before:
## ml_demodulator
module ml_demodulator(
    i_clk,
    i_reset,
    i_trig,
    i_y_hat,
    i_r,
    i_rd_rdy,
    o_rd_vld,
    o_llr,
    o_hard_bit
);
input i_clk;
input i_reset;
input i_trig;
input [159:0] i_y_hat;
input [319:0] i_r;
input i_rd_rdy;
output o_rd_vld;
output [7:0] o_llr;
output o_hard_bit;
localparam IDLE = 0;
localparam R44_S = 4'd1;
localparam R33_S = 4'd2;
localparam R34_S = 4'd3;
localparam R22_S = 4'd4;
localparam BUF = 3'd1;
localparam CAL_AB = 3'd2;
localparam OUT = 3'd3;
localparam CAL_CD = 3'd4;
localparam CAL_EF = 3'd5;
localparam CAL_GH = 3'd6;
localparam COMPARE = 3'd7;
integer i, j, k, m, n, p, q;
wire       gclk1, gclk2, gclk3; 
wire [1:0] SQRT   = 2'b1_1;  
wire [39:0] r34, r23, r24, r12, r13, r14;
wire [19:0] r44, r33, r22, r11;
wire [39:0] y4, y3, y2, y1;
reg [9:0] r34_r_r, r24_r_r, r14_r_r, r23_r_r, r13_r_r, r12_r_r, r34_i_r, r24_i_r, r14_i_r, r23_i_r, r13_i_r, r12_i_r;
wire [9:0] r34_r_w, r24_r_w, r14_r_w, r23_r_w, r13_r_w, r12_r_w, r34_i_w, r24_i_w, r14_i_w, r23_i_w, r13_i_w, r12_i_w;
reg [9:0] r44_r_r, r33_r_r, r22_r_r, r11_r_r;
wire [9:0] r44_r_w, r33_r_w, r22_r_w, r11_r_w;
reg [7:0] y1_r_r, y2_r_r, y3_r_r, y4_r_r, y1_i_r, y2_i_r, y3_i_r, y4_i_r;
reg [7:0] y1_r_w, y2_r_w, y3_r_w, y4_r_w, y1_i_w, y2_i_w, y3_i_w, y4_i_w;
  ...
For scale: roughly 7100 cells after synthesis, about 490 I/O pins, ~64000 µm² of cells after synthesis.
Settings: LEC_CHECK=0, CAP_MARGIN=15, CORE_ASPECT_RATIO=0.5, CORE_MARGIN=2, CORE_UTILIZATION=72, CTS_CLUSTER_DIAMETER=334, CTS_CLUSTER_SIZE=99, HOLD_SLACK_MARGIN=-0.07, PLACE_DENSITY=0.4, SETUP_SLACK_MARGIN=-0.33, SLEW_MARGIN=20, TNS_END_PERCENT=5; clock period 5.65 ns.
run.sh (not shown) runs the stock make flow with config.mk's settings and CLKGATE_MAP_FILE=.
global routing: before exited with error
#### Input delta (after over before)
Settings: removing PLACE_DENSITY (formerly 0.4); removing CTS_CLUSTER_DIAMETER (formerly 334); removing CORE_ASPECT_RATIO (formerly 0.5); setting MAX_ROUTING_LAYER to met4 for the first time; changing CAP_MARGIN from 15 to 20; changing SETUP_SLACK_MARGIN from -0.33 to 2.77; removing HOLD_SLACK_MARGIN (formerly -0.07); removing TNS_END_PERCENT (formerly 5); removing CTS_CLUSTER_SIZE (formerly 99); setting PLACE_DENSITY_LB_ADDON to 0.04 for the first time; changing the clock period (ns, I/O delays scaled along) from 5.65 to 9.97.
The remaining runs in before and after completed every stage, whereas before halted early.
Tool error GRT-0116 stopped before during global routing; no final results.
Post-CTS resize count, after and before: lower on after
before → after: total placed cells including tap cells now sits lower; die size held steady.
Relative to before, placed wire-length estimate after detailed placement has gone down in after.
Compared to before, after has routability congestion estimate about 9% lower.
Sort after and before by count of standard-cell rows desc -> top: after
after -> before: buffer depth of the longest clock path delta 0, exact match
Comparing after and before, the lower setup fix buffers added after clock tree synthesis is on before.
after -> before: synthesized area divided by synthesized cell count delta 0, exact match
Reported for after and before, register bit count reported by yosys turned out identical to the last digit.
Comparing after against before, there is no change at all in yosys stat chip area.

========
Setup of oak:
ml_demodulator again, from the RTL that the note above started with.
==> flow/config.mk <==
export PLATFORM = sky130hd
export DESIGN_NAME = ml_demodulator
export DESIGN_NICKNAME = ml_demodulator
export VERILOG_FILES = /design/flow/design.v
export SDC_FILE = /design/flow/constraint.sdc
export NUM_CORES = 4
export LEC_CHECK = 0
export CAP_MARGIN = 0
export CORE_MARGIN = 2
export CORE_UTILIZATION = 72
export CTS_CLUSTER_DIAMETER = 29
export CTS_CLUSTER_SIZE = 34
export PLACE_DENSITY = 0.6
export SETUP_SLACK_MARGIN = 0.69
export SLEW_MARGIN = 20
==> flow/constraint.sdc <==
create_clock -name core_clock -period 5.7 [get_ports {i_clk}]
set_input_delay 1.1400 -clock core_clock [delete_from_list [all_inputs] [get_ports {i_clk}]]
set_output_delay 1.1400 -clock core_clock [all_outputs]
set_load 0.01 [all_outputs]
oak did not finish; the tool stopped in clock tree synthesis with error DPL-0033.
Relative to oak, the following input files were edited for pine:
Settings: CAP_MARGIN changed from 0 to 20; SETUP_SLACK_MARGIN removed (was 0.69); CORE_UTILIZATION changed from 72 to 44; CTS_CLUSTER_SIZE removed (was 34); CTS_CLUSTER_DIAMETER removed (was 29); the clock period (ns, I/O delays scaled along) changed from 5.7 to 10.7.
[summary]
Changes observed in pine relative to oak: cell area after placement fell 12000 um2; floorplan row count rose 30; placed wire-length estimate fell 18%; post-synthesis adder-cell area fraction ~0 delta. Post-placement cell count down about 9% in pine wrt oak. Row floorplan core density: pine lower / oak higher. Going from oak to pine, the die area was enlarged. Diff oak -> pine: total cell area reported by yosys after synthesis flat; number of instances in the synthesized netlist flat. Both conditions hold for pine: the flow ran to the end and the final layout passed the timing, DRC and antenna checks.

========
Setup of the reference run:
Starting RTL as in the previous note.
clock: 7.51 ns
lec_check: 0
cap_margin: 15
core_margin: 2
core_utilization: 72
cts_cluster_diameter: 192
cts_cluster_size: 96
place_density: 0.6
slew_margin: 20
tns_end_percent: 5
FAIL the reference run @ 5_1_grt: tool exited with error
Input changes introduced in the trial run (baseline for comparison: the reference run):
--- a/flow/config.mk
+++ b/flow/config.mk
@@ -8 +8 @@
-export CAP_MARGIN = 15
+export CAP_MARGIN = 20
@@ -11,3 +11 @@
-export CTS_CLUSTER_DIAMETER = 192
-export CTS_CLUSTER_SIZE = 96
-export PLACE_DENSITY = 0.6
+export SETUP_SLACK_MARGIN = 2.77
@@ -15 +12,0 @@
-export TNS_END_PERCENT = 5
==> flow/constraint.sdc <==
create_clock -name core_clock -period 9.44 [get_ports {i_clk}]
set_input_delay 1.8880 -clock core_clock [delete_from_list [all_inputs] [get_ports {i_clk}]]
set_output_delay 1.8880 -clock core_clock [all_outputs]
set_load 0.01 [all_outputs]
==> results <==
The trial run: all stages done; final checks FAILED (setup timing). Between the reference run and the trial run, the difference in post-synthesis chip area from yosys is negligible. Number of placed instances, taps included came out lower on the trial run than on the reference run. Compared with the reference run, in the trial run clock buffer count from CTS +54, total die size ~0 delta, placed wire-length estimate after detailed placement -17%. Number of buffers inserted by port buffering: the reference run vs the trial run identical. The reference run -> the trial run: initial core utilization delta 0, exact match. Compared with the reference run, the trial run shows a lower instance area after placement.

========
ml_demodulator again, from the RTL that the note above started with.
==> flow/design.v (excerpt) <==
module ml_demodulator(
    i_clk,
    i_reset,
    i_trig,
    i_y_hat,
    i_r,
    i_rd_rdy,
    o_rd_vld,
    o_llr,
    o_hard_bit
);
==> flow/config.mk <==
export PLATFORM = sky130hd
export DESIGN_NAME = ml_demodulator
export DESIGN_NICKNAME = ml_demodulator
export VERILOG_FILES = /design/flow/design.v
export SDC_FILE = /design/flow/constraint.sdc
export NUM_CORES = 4
export LEC_CHECK = 0
export CAP_MARGIN = 20
export CORE_MARGIN = 2
export CORE_UTILIZATION = 69
export CTS_CLUSTER_SIZE = 43
export HOLD_SLACK_MARGIN = 0.3
export MAX_ROUTING_LAYER = met4
export SETUP_SLACK_MARGIN = -0.57
export SLEW_MARGIN = 20
==> flow/constraint.sdc <==
create_clock -name core_clock -period 8.24 [get_ports {i_clk}]
set_input_delay 1.6480 -clock core_clock [delete_from_list [all_inputs] [get_ports {i_clk}]]
set_output_delay 1.6480 -clock core_clock [all_outputs]
set_load 0.01 [all_outputs]
The first run finished but fails on setup timing.
Rerun with:
CORE_UTILIZATION = 40   (was 69)
CTS_CLUSTER_SIZE = default   (was 43)
HOLD_SLACK_MARGIN = default   (was 0.3)
MAX_ROUTING_LAYER = default   (was met4)
PLACE_DENSITY = 0.6   (was default)
SETUP_SLACK_MARGIN = default   (was -0.57)
clock period = 10.7 ns   (was 8.24 ns; I/O delays follow)
Effect: The changed run ran to the end with no violations; utilization is lower by 42 points; maximum frequency is higher by about 12%; cell area is lower by 11%; worst setup slack improves by 3.7 ns; area after synthesis does not change; die area is higher by 71%; count of clock-buffer cells in the layout is higher by 13; critical path depth is lower by 6.

========
Starting RTL as in the previous note.
clock: 5.65 ns
lec_check: 0
cap_margin: 15
core_aspect_ratio: 0.5
core_margin: 2
core_utilization: 72
cts_cluster_diameter: 334
cts_cluster_size: 99
place_density: 0.4
setup_slack_margin: 0.71
slew_margin: 20
tns_end_percent: 5
The starting point ended with an error in 5_1_grt on GRT-0116.
Then changed:
==> flow/config.mk (replaced) <==
export PLATFORM = sky130hd
export DESIGN_NAME = ml_demodulator
export DESIGN_NICKNAME = ml_demodulator
export VERILOG_FILES = /design/flow/design.v
export SDC_FILE = /design/flow/constraint.sdc
export NUM_CORES = 4
export LEC_CHECK = 0
export CAP_MARGIN = 20
export CORE_MARGIN = 2
export CORE_UTILIZATION = 16
export PLACE_DENSITY = 0.6
export SLEW_MARGIN = 20
==> flow/constraint.sdc (replaced) <==
create_clock -name core_clock -period 11.8 [get_ports {i_clk}]
set_input_delay 2.3600 -clock core_clock [delete_from_list [all_inputs] [get_ports {i_clk}]]
set_output_delay 2.3600 -clock core_clock [all_outputs]
set_load 0.01 [all_outputs]
With this change the flow completed without violations.
Area after synthesis does not change.
Die area increases to 4.4 times its value.
Synthesized cell count is unchanged.
Then changed:
--- a/flow/config.mk
+++ b/flow/config.mk
@@ -10,2 +10,3 @@
-export CORE_UTILIZATION = 16
-export PLACE_DENSITY = 0.6
+export CORE_UTILIZATION = 69
+export CTS_CLUSTER_SIZE = 43
+export SETUP_SLACK_MARGIN = 2.44
==> flow/constraint.sdc (replaced) <==
create_clock -name core_clock -period 8.24 [get_ports {i_clk}]
set_input_delay 1.6480 -clock core_clock [delete_from_list [all_inputs] [get_ports {i_clk}]]
set_output_delay 1.6480 -clock core_clock [all_outputs]
set_load 0.01 [all_outputs]
Now the flow stopped in 5_1_grt.
Die size went down by 76%.
Synthesized area stays the same.
Synthesized cell count is unchanged.
Then changed:
--- a/flow/config.mk
+++ b/flow/config.mk
@@ -10,3 +10,2 @@
-export CORE_UTILIZATION = 69
-export CTS_CLUSTER_SIZE = 43
-export SETUP_SLACK_MARGIN = 2.44
+export CORE_UTILIZATION = 58
+export PLACE_DENSITY = 0.6
==> flow/constraint.sdc (replaced) <==
create_clock -name core_clock -period 8.89 [get_ports {i_clk}]
set_input_delay 1.7780 -clock core_clock [delete_from_list [all_inputs] [get_ports {i_clk}]]
set_output_delay 1.7780 -clock core_clock [all_outputs]
set_load 0.01 [all_outputs]
Effect: With this change the flow completed, yet does not pass: negative setup slack. Die size goes up by 19%. Synthesized cell count stays the same. Synthesized area stays the same.
